## oak
==> flow/design.v <==
module instruction_decoder (
    input  logic [31:0] instr,
    output logic is_set_height,
    output logic is_set_weight,
    output logic is_calc_bmi,
    output logic is_calc_bmr,
    output logic [31:25] funct7,  
    output logic [31:20] imm,  
    output logic [24:20] rs2,    
    output logic [19:15] rs1,   
    output logic [11:7] rd  
);
    logic [6:0] opcode;
    assign opcode = instr[6:0];
    logic [14:12] w_h;
    assign w_h = instr[14:12];
    assign is_set_height = (opcode == 7'b0001011) & (w_h == 3'b000);
    assign is_set_weight = (opcode == 7'b0001011) & (w_h == 3'b001);
    assign is_calc_bmi   = (opcode == 7'b0001101);
    assign is_calc_bmr   = (opcode == 7'b0001110);
    assign imm = instr[31:20];
    assign rd = instr[11:7];
    assign rs2 = instr[24:20];
    assign rs1 = instr[19:15];
    assign funct7 = (is_calc_bmr)?instr[31:25]:7'b0;
endmodule
module memory (
    input  logic        clk,
    input  logic        reset,
    input  logic        we_height,
    input  logic        we_weight,
    input  logic [4:0]  user_index,
    input  logic [31:0] data_in,
    output logic [31:0] height_out,
    output logic [31:0] weight_out
);
    reg [31:0] mem_height [0:31];
    reg [31:0] mem_weight [0:31];
    always @(posedge clk or posedge reset) begin
         if (reset) begin
           for (int i = 0; i < 32; i++) begin
                mem_height[i] <= 32'd0;     
                mem_weight[i] <= 32'd0;      
            end
        end else begin
            if (we_height) mem_height[user_index] <= data_in;
            if (we_weight) mem_weight[user_index] <= data_in;
        end
    end
    assign height_out = mem_height[user_index];
    assign weight_out = mem_weight[user_index];
endmodule
module alu (
    input logic is_calc_bmi,
    input logic is_calc_bmr,
    input logic [31:0] height,   
    input logic [31:0] weight,   
    input logic [6:0] funct7,    
    output logic [31:0] result
);
    logic [31:0] bmi;
    logic [31:0] bmr;
    logic [31:0] height_mm;
    logic [31:0] height_m2;
    logic [31:0] weight_x10000;  
    logic [5:0] age;
    logic gender;  
    assign gender = funct7[6];
    assign age = funct7[5:0];
    always@(*)begin
        height_mm = height * 10;  
        height_m2 = (height_mm * height_mm) / 10000;  
        weight_x10000 = weight * 10000;
        bmi = 0;
        bmr = 0;
        if (is_calc_bmi) begin
            if (height_m2 != 0)
                bmi = weight_x10000 / height_m2;   
            else
                bmi = 0;
            result = bmi;
        end
        else if (is_calc_bmr) begin
            bmr = (10 * weight) + (625 * height / 100) - (5 * age);
            if (gender)
                bmr = bmr + 5;
            else
                bmr = bmr - 161;
            result = bmr;
        end
        else begin
            result = 0;   
        end
    end
endmodule
module top (
    input  logic        clk,
    input  logic        reset,
    input  logic [31:0] instr,
    output logic [31:0] result
);
    logic is_set_height;
    logic is_set_weight;
    logic is_calc_bmi;
    logic is_calc_bmr;
    logic [31:25] gender_age;
    logic [31:20] imm;  
    logic [24:20] rs2;    
    logic [19:15] rs1;   
    logic [11:7] rd;  
    logic [31:0] height_out;
    logic [31:0] weight_out;
    logic [31:0] alu_result;
    logic [4:0]  user_index;
    instruction_decoder u_decoder(.instr(instr),
        .is_set_height(is_set_height),
        .is_set_weight(is_set_weight),
        .is_calc_bmi(is_calc_bmi),
        .is_calc_bmr(is_calc_bmr),
        .funct7(gender_age),  
        .imm(imm),  
        .rs2(rs2),    
        .rs1(rs1),   
        .rd(rd)  
        );
    logic [31:0] imm_extended;
    assign imm_extended = {{20{imm[31]}}, imm};  
    assign user_index = (is_set_height | is_set_weight) ? rd : rs1;
    memory user_memory(.clk(clk),
        .reset(reset),
        .we_height(is_set_height),
        .we_weight(is_set_weight),
        .user_index(user_index),
        .data_in(imm_extended),
        .height_out(height_out),
        .weight_out(weight_out));
    alu health_alu (
        .is_calc_bmi(is_calc_bmi),
        .is_calc_bmr(is_calc_bmr),
        .height(height_out),
        .weight(weight_out),
        .funct7(gender_age),
        .result(alu_result)
    );
    always @(posedge clk or posedge reset) begin
        if (reset)
            result <= 32'd0;
        else
            result <= alu_result;
    end
endmodule
export LEC_CHECK = 0
export CAP_MARGIN = 20
export CORE_MARGIN = 2
export CORE_UTILIZATION = 68
export CTS_CLUSTER_DIAMETER = 221
export HOLD_SLACK_MARGIN = -0.09
export SETUP_SLACK_MARGIN = 5.0
export SLEW_MARGIN = 20
create_clock -name core_clock -period 191.0 [get_ports {clk}]
run.sh (not shown) runs the stock make flow with config.mk's settings and CLKGATE_MAP_FILE=.
The flow ended early for oak: it failed with a tool error in global routing (5_1_grt).
The inputs of pine differ from those of oak as listed below.
Settings: clearing CTS_CLUSTER_DIAMETER, which used to be 221; swapping 68 for 59 in CORE_UTILIZATION; clearing HOLD_SLACK_MARGIN, which used to be -0.09; clearing SETUP_SLACK_MARGIN, which used to be 5.0; swapping 191.0 for 240.0 in the clock period (ns, I/O delays scaled along).
==> comparison <==
- As far as synthesized area per cell goes, pine and oak are indistinguishable; the numbers are identical.
- The total number of placement rows of pine is higher than that of oak.
- The hold-fix buffer count after cts on pine is in line with that on oak.
- No stage failed in pine, and the final checks on the layout all came back clean.
- Of oak and pine, the higher placed cell count belongs to oak.
- Comparing oak against pine, there is no change at all in cell count in the Yosys report.
What birch does differently from pine at the input level:
Settings: setting CELL_PAD_IN_SITES_GLOBAL_PLACEMENT to 0 for the first time; setting CTS_CLUSTER_SIZE to 34 for the first time; changing CORE_UTILIZATION from 59 to 68; setting CTS_CLUSTER_DIAMETER to 330 for the first time; setting MAX_ROUTING_LAYER to met5 for the first time; changing the clock period (ns, I/O delays scaled along) from 240.0 to 171.0.
[summary]
Re cell resize tally after clock tree synthesis: birch is 473 up on pine. Lower total clock buffers created by CTS was reported by birch, not pine. Measured against birch, the floorplan die height of pine comes out at 1.07 times the reference value. Compared birch vs pine, and number of levels the H-tree was split into is down in birch. Number of buffers inserted by post-CTS setup repair on birch is up relative to pine. The log for birch ends in global routing (5_1_grt) with error GRT-0116, so the run never completed. Re number of standard cells after synthesis: no difference whatsoever between pine and birch. birch: pre-CTS worst setup slack is 23030 ps lower than what pine reported. pine → birch: number of cell rows now sits lower, width of the die down about 7%.
Setup changes, birch to maple
Settings: a deleted CTS_CLUSTER_SIZE that had been 34; an added TNS_END_PERCENT of 5; an added SETUP_SLACK_MARGIN of 5.0; a deleted CELL_PAD_IN_SITES_GLOBAL_PLACEMENT that had been 0; a change of CTS_CLUSTER_DIAMETER from 330 to 221; a deleted MAX_ROUTING_LAYER that had been met5; a change of the clock period (ns, I/O delays scaled along) from 171.0 to 191.0.
==> results <==
- Status for birch and maple: no clean run
- birch failed in global routing (5_1_grt) with GRT-0116.
- maple is listed as incomplete: the tool reported an error in global routing (5_1_grt) and the run ended there.
- Reported for birch and maple, netlist area before placement turned out identical to the last digit.
- As far as buffer levels on the longest clock path goes, birch and maple are indistinguishable; the numbers are identical.
- Between birch and maple, the synthesized netlist cell count does not differ in any meaningful way.
- Between birch and maple, the flow reports number of setup buffers added after CTS decreasing by more than half.
- maple -> birch: die footprint delta 0, exact match
- Area of the placeable core of maple is on par with birch.
- TritonCTS buffer count (higher): maple
- maple: number of H-tree levels is 2 higher than what birch reported.
- Placed instance count, birch and maple: higher on birch
- maple: number of resized instances in the post-cts repair step is 43% lower than what birch reported.
- Placed standard-cell area | maple below birch

* * *

// top: RTL as listed in full above, without the edits since
export LEC_CHECK = 0
export CAP_MARGIN = 20
export CORE_MARGIN = 2
export CORE_UTILIZATION = 71
export HOLD_SLACK_MARGIN = -0.09
export SLEW_MARGIN = 20
create_clock -name core_clock -period 193.0 [get_ports {clk}]
The baseline aborted during 4_1_cts on DPL-0033.
Then changed:
--- a/flow/config.mk
+++ b/flow/config.mk
@@ -7,0 +8 @@
+export ABC_AREA = 0
@@ -8,0 +10,2 @@
+export CELL_PAD_IN_SITES_DETAIL_PLACEMENT = 1
+export CELL_PAD_IN_SITES_GLOBAL_PLACEMENT = 1
@@ -10,2 +13,7 @@
-export CORE_UTILIZATION = 71
-export HOLD_SLACK_MARGIN = -0.09
+export CORE_UTILIZATION = 61
+export CTS_CLUSTER_DIAMETER = 397
+export CTS_CLUSTER_SIZE = 17
+export GPL_ROUTABILITY_DRIVEN = 0
+export GPL_TIMING_DRIVEN = 0
+export MIN_ROUTING_LAYER = met1
+export SETUP_SLACK_MARGIN = 5.0
@@ -12,0 +21 @@
+export TNS_END_PERCENT = 25
==> flow/constraint.sdc (replaced) <==
create_clock -name core_clock -period 250.0 [get_ports {clk}]
set_input_delay 50.0000 -clock core_clock [delete_from_list [all_inputs] [get_ports {clk}]]
set_output_delay 50.0000 -clock core_clock [all_outputs]
set_load 0.01 [all_outputs]
What happened: With this change the flow died in 5_1_grt. Synthesized cell count is unchanged. Area after synthesis stays the same. Die area is higher by about 16%.

* * *

== job 5145 ==
Starts from the design.v that is shown in full above.
export LEC_CHECK = 0
export ABC_AREA = 0
export CAP_MARGIN = 20
export CELL_PAD_IN_SITES_DETAIL_PLACEMENT = 1
export CORE_MARGIN = 2
export CORE_UTILIZATION = 40
export GPL_ROUTABILITY_DRIVEN = 0
export GPL_TIMING_DRIVEN = 0
export HOLD_SLACK_MARGIN = 0.2
export MIN_ROUTING_LAYER = met2
export SETUP_SLACK_MARGIN = 5.0
export SLEW_MARGIN = 20
create_clock -name core_clock -period 250.0 [get_ports {clk}]
Flow for job 5145 halted at global routing (5_1_grt), error code GRT-0116.
The following lists how job 6049 was set up differently from job 5145:
Settings: CORE_UTILIZATION: 40 -> 43; CELL_PAD_IN_SITES_GLOBAL_PLACEMENT: unset -> 0; CTS_CLUSTER_DIAMETER: unset -> 399; GPL_TIMING_DRIVEN: 0 -> unset; SETUP_SLACK_MARGIN: 5.0 -> unset; HOLD_SLACK_MARGIN: 0.2 -> unset; ABC_AREA: 0 -> unset; GPL_ROUTABILITY_DRIVEN: 0 -> unset; MAX_ROUTING_LAYER: unset -> met5; MIN_ROUTING_LAYER: met2 -> unset; CELL_PAD_IN_SITES_DETAIL_PLACEMENT: 1 -> unset; PLACE_DENSITY_LB_ADDON: unset -> 0.07; the clock period (ns, I/O delays scaled along): 250.0 -> 143.0.
Findings:
The final report for job 6049 shows a completed flow and a layout that fails verification, specifically setup timing. Job 5145 → job 6049: synthesized cell count barely changed, die width dropped about 3.5%, total number of placement rows dropped about 3.6%. Job 6049 vs job 5145, post-placement cell area went up by 32000 sq um.
Inputs modified between job 6049 and job 6166:
Settings: a deleted CTS_CLUSTER_DIAMETER that had been 399; a change of CORE_UTILIZATION from 43 to 40; a deleted CELL_PAD_IN_SITES_GLOBAL_PLACEMENT that had been 0; a deleted MAX_ROUTING_LAYER that had been met5; a deleted PLACE_DENSITY_LB_ADDON that had been 0.07; a change of the clock period (ns, I/O delays scaled along) from 143.0 to 250.0.
Findings:
- Job 6166 finished every step from synthesis to the final layout, and the layout passed the timing, design-rule and antenna checks.
- Job 6166 ended up with a lower area of all placed cells without fillers than job 6049 did.
- Taking job 6049 as the reference, in job 6166 antenna cell count grew by 10; number of buffers inserted during clock tree synthesis has increased; worst hold slack roughly the same.
- Looking at actual slew at the worst max-slew pin, job 6166 sits 0.0091 ns below job 6049.
The inputs of job 9557 differ from those of job 6166 as listed below.
Settings: a change of CORE_UTILIZATION from 40 to 11; a change of the clock period (ns, I/O delays scaled along) from 250.0 to 258.0.
==> comparison <==
Job 9557 and job 6166 all finish clean.
Status: combinational cell area excluding buffers and inverters parity (job 9557, job 6166)
Looking at area enclosed by the die boundary across both flows, job 9557 is the weaker of the two, with job 6166 ahead.
Compared with job 6166, in job 9557 number of core rows went up by about 90%; wire length of the first global-routing pass went up by 39000 um; combined area of all synthesized cells was more or less identical.
